==> job 2832 <==
==> flow/design.v <==
`timescale 1ns/10ps
module  SOBEL(clk,reset,busy,ready,iaddr,idata,cdata_rd,cdata_wr,caddr_rd,caddr_wr,cwr,crd,csel	);
	input clk,reset;
	input ready;
	input [7:0] idata;
	input [7:0] cdata_rd;
	output reg busy;
	output reg [16:0] iaddr;
	output reg [7:0] cdata_wr;
	output [15:0] caddr_rd;
	output reg [15:0] caddr_wr;
	output reg cwr;
	output crd;
	output reg [1:0] csel;
	assign caddr_rd = 16'd0;
	assign crd = 1'b0;
	localparam IDLE = 2'd0, READ = 2'd1, WRITE = 2'd2, DONE = 2'd3;
	reg [1:0] state;
	reg [3:0] count;
	reg [16:0] count_iaddr;    
	reg [16:0] w_count;        
	reg [71:0] pixel_value;    
	reg [7:0] sobel_x;
	wire [71:0] win = {idata, pixel_value[63:0]};
	wire [7:0] p0 = win[7:0],   p1 = win[15:8],  p2 = win[23:16];
	wire [7:0] p3 = win[31:24], p5 = win[47:40];
	wire [7:0] p6 = win[55:48], p7 = win[63:56], p8 = win[71:64];
	wire signed [11:0] gx = $signed({4'b0, p0}) + $signed({3'b0, p3, 1'b0}) + $signed({4'b0, p6})
	                      - $signed({3'b0, p5, 1'b0}) - $signed({4'b0, p2}) - $signed({4'b0, p8});
	wire signed [11:0] gy_r = $signed({4'b0, pixel_value[7:0]}) + $signed({3'b0, pixel_value[15:8], 1'b0}) + $signed({4'b0, pixel_value[23:16]})
	                        - $signed({3'b0, pixel_value[63:56], 1'b0}) - $signed({4'b0, pixel_value[55:48]}) - $signed({4'b0, pixel_value[71:64]});
	function [7:0] clamp(input signed [11:0] v);
		if (v > 255) clamp = 8'd255;
		else if (v < 0) clamp = 8'd0;
		else clamp = v[7:0];
	endfunction
	wire [8:0] temp_combine = sobel_x + cdata_wr + 9'd1;
	always @(posedge clk)
	begin
		if (reset) begin
			state <= IDLE;
			busy <= 1'b0;
			cwr <= 1'b0;
			csel <= 2'b00;
			count <= 4'd0;
			iaddr <= 17'd0;
			count_iaddr <= 17'd0;
			w_count <= 17'd0;
			caddr_wr <= 16'd0;
			cdata_wr <= 8'd0;
		end
		else begin
			case (state)
			IDLE: begin
				if (ready) begin
					busy <= 1'b1;
					state <= READ;
					count <= 4'd0;
					count_iaddr <= 17'd0;
					iaddr <= 17'd0;
					w_count <= 17'd0;
				end
			end
			READ: begin
				pixel_value[count*8 +: 8] <= idata;
				if (count == 4'd8) begin
					cwr <= 1'b1;
					csel <= 2'b01;
					cdata_wr <= clamp(gx);
					sobel_x <= clamp(gx);
					caddr_wr <= w_count[15:0];
					state <= WRITE;
				end
				else begin
					if (count == 4'd2 || count == 4'd5)
						iaddr <= iaddr + 17'd256;
					else
						iaddr <= iaddr + 17'd1;
					count <= count + 4'd1;
				end
			end
			WRITE: begin
				if (csel == 2'b01) begin
					csel <= 2'b10;
					cdata_wr <= clamp(gy_r);
				end
				else if (csel == 2'b10) begin
					csel <= 2'b11;
					cdata_wr <= temp_combine[8:1];
				end
				else begin
					cwr <= 1'b0;
					csel <= 2'b00;
					count <= 4'd0;
					w_count <= w_count + 17'd1;
					if (w_count == 17'd65535) begin
						busy <= 1'b0;
						state <= DONE;
					end
					else begin
						state <= READ;
						if (count_iaddr % 258 == 255) begin
							count_iaddr <= count_iaddr + 17'd3;
							iaddr <= count_iaddr + 17'd3;
						end
						else begin
							count_iaddr <= count_iaddr + 17'd1;
							iaddr <= count_iaddr + 17'd1;
						end
					end
				end
			end
			default: ;
			endcase
		end
	end
endmodule
==> flow/run.sh <==
#!/bin/bash
# the make line also repeats each setting of config.mk as NAME=value (left out here)
make -C /OpenROAD-flow-scripts/flow DESIGN_CONFIG=/design/flow/config.mk WORK_HOME=/design/flow/orfs CLKGATE_MAP_FILE= finish
==> flow/config.mk <==
export PLATFORM = sky130hd
export DESIGN_NAME = SOBEL
export DESIGN_NICKNAME = SOBEL
export VERILOG_FILES = /design/flow/design.v
export SDC_FILE = /design/flow/constraint.sdc
export NUM_CORES = 4
export LEC_CHECK = 0
export ABC_AREA = 1
export CAP_MARGIN = 0
export CORE_ASPECT_RATIO = 1.02
export CORE_MARGIN = 2
export CORE_UTILIZATION = 72
export CTS_CLUSTER_DIAMETER = 222
export CTS_CLUSTER_SIZE = 46
export GPL_ROUTABILITY_DRIVEN = 1
export PLACE_DENSITY = 0.65
export SETUP_SLACK_MARGIN = 1.35
export SLEW_MARGIN = 20
==> flow/constraint.sdc <==
create_clock -name core_clock -period 5.17 [get_ports {clk}]
set_input_delay 1.0340 -clock core_clock [delete_from_list [all_inputs] [get_ports {clk}]]
set_output_delay 1.0340 -clock core_clock [all_outputs]
set_load 0.01 [all_outputs]
==> job 7707 (differences from job 2832) <==
Settings changed: CAP_MARGIN 0 to 20, CORE_ASPECT_RATIO 1.02 to not set, CTS_CLUSTER_DIAMETER 222 to not set, CTS_CLUSTER_SIZE 46 to 95, GPL_ROUTABILITY_DRIVEN 1 to not set, PLACE_DENSITY 0.65 to 0.42, SETUP_SLACK_MARGIN 1.35 to not set.
==> flow/constraint.sdc (replaced) <==
create_clock -name core_clock -period 8.57 [get_ports {clk}]
set_input_delay 1.7140 -clock core_clock [delete_from_list [all_inputs] [get_ports {clk}]]
set_output_delay 1.7140 -clock core_clock [all_outputs]
set_load 0.01 [all_outputs]
==> results <==
Job 7707 completed, yet does not pass: setup timing. Job 2832 never finished: it broke off in global routing (5_1_grt), error GRT-0116.
In die size, job 7707 and job 2832 hardly differ.
In synthesized cell count, job 2832 and job 7707 do not differ.
In synthesized area, job 7707 and job 2832 do not differ.

* * *

==> job 2244: inputs <==
// SOBEL: RTL as listed in full above, without the edits since
clock: 9.6 ns
lec_check: 0
cap_margin: 20
core_margin: 2
core_utilization: 40
cts_cluster_diameter: 393
cts_cluster_size: 95
place_density: 0.35
slew_margin: 20
run.sh (not shown) runs the stock make flow with config.mk's settings and CLKGATE_MAP_FILE=.
==> inputs of job 9182, as changes to job 2244 <==
- ABC_AREA: not set -> 1
- CORE_UTILIZATION: 40 -> 70
- CTS_CLUSTER_DIAMETER: 393 -> not set
- CTS_CLUSTER_SIZE: 95 -> not set
- PLACE_DENSITY: 0.35 -> not set
- SETUP_SLACK_MARGIN: not set -> 1.89
==> flow/constraint.sdc (replaced) <==
create_clock -name core_clock -period 9.87 [get_ports {clk}]
set_input_delay 1.9740 -clock core_clock [delete_from_list [all_inputs] [get_ports {clk}]]
set_output_delay 1.9740 -clock core_clock [all_outputs]
set_load 0.01 [all_outputs]
==> qor summary <==
Status: job 2244 complete, no violations; job 9182 finished with violations
Violated checks: job 2244 -; job 9182 setup timing
Comb area share: job 2244 54.9%; job 9182 54.3%
Final Skew: job 2244 0.0108 ns; job 9182 0.00921 ns
Post-detail-place hpwl: job 2244 25,300 um; job 9182 23,400 um
Total negative slack: job 2244 0 ns; job 9182 -2.04 ns
Final worst slack: job 2244 0.435 ns; job 9182 -0.467 ns
Number of filler instances in the final layout: job 2244 2,993; job 9182 765
Post-route worst hold slack: job 2244 0.454 ns; job 9182 0.465 ns
Initial cell density of the core: job 2244 40.5%; job 9182 71.7%
Critical-path cell with the highest stage delay: job 2244 or4_4; job 9182 dfxtp_4
Vias in the first global route: job 2244 10,200; job 9182 12,700
Number of warnings in the stage logs: job 2244 41; job 9182 43
Number of core rows: job 2244 64; job 9182 49
Setup slack of the worst register-to-register path: job 2244 0.44 ns; job 9182 -0.47 ns
FF/Latch Area: job 2244 0.00389 sq mm; job 9182 0.00392 sq mm
Yosys stat area: job 2244 0.0123 sq mm; job 9182 0.0129 sq mm
Design Area, Final: job 2244 0.0146 sq mm; job 9182 0.0162 sq mm
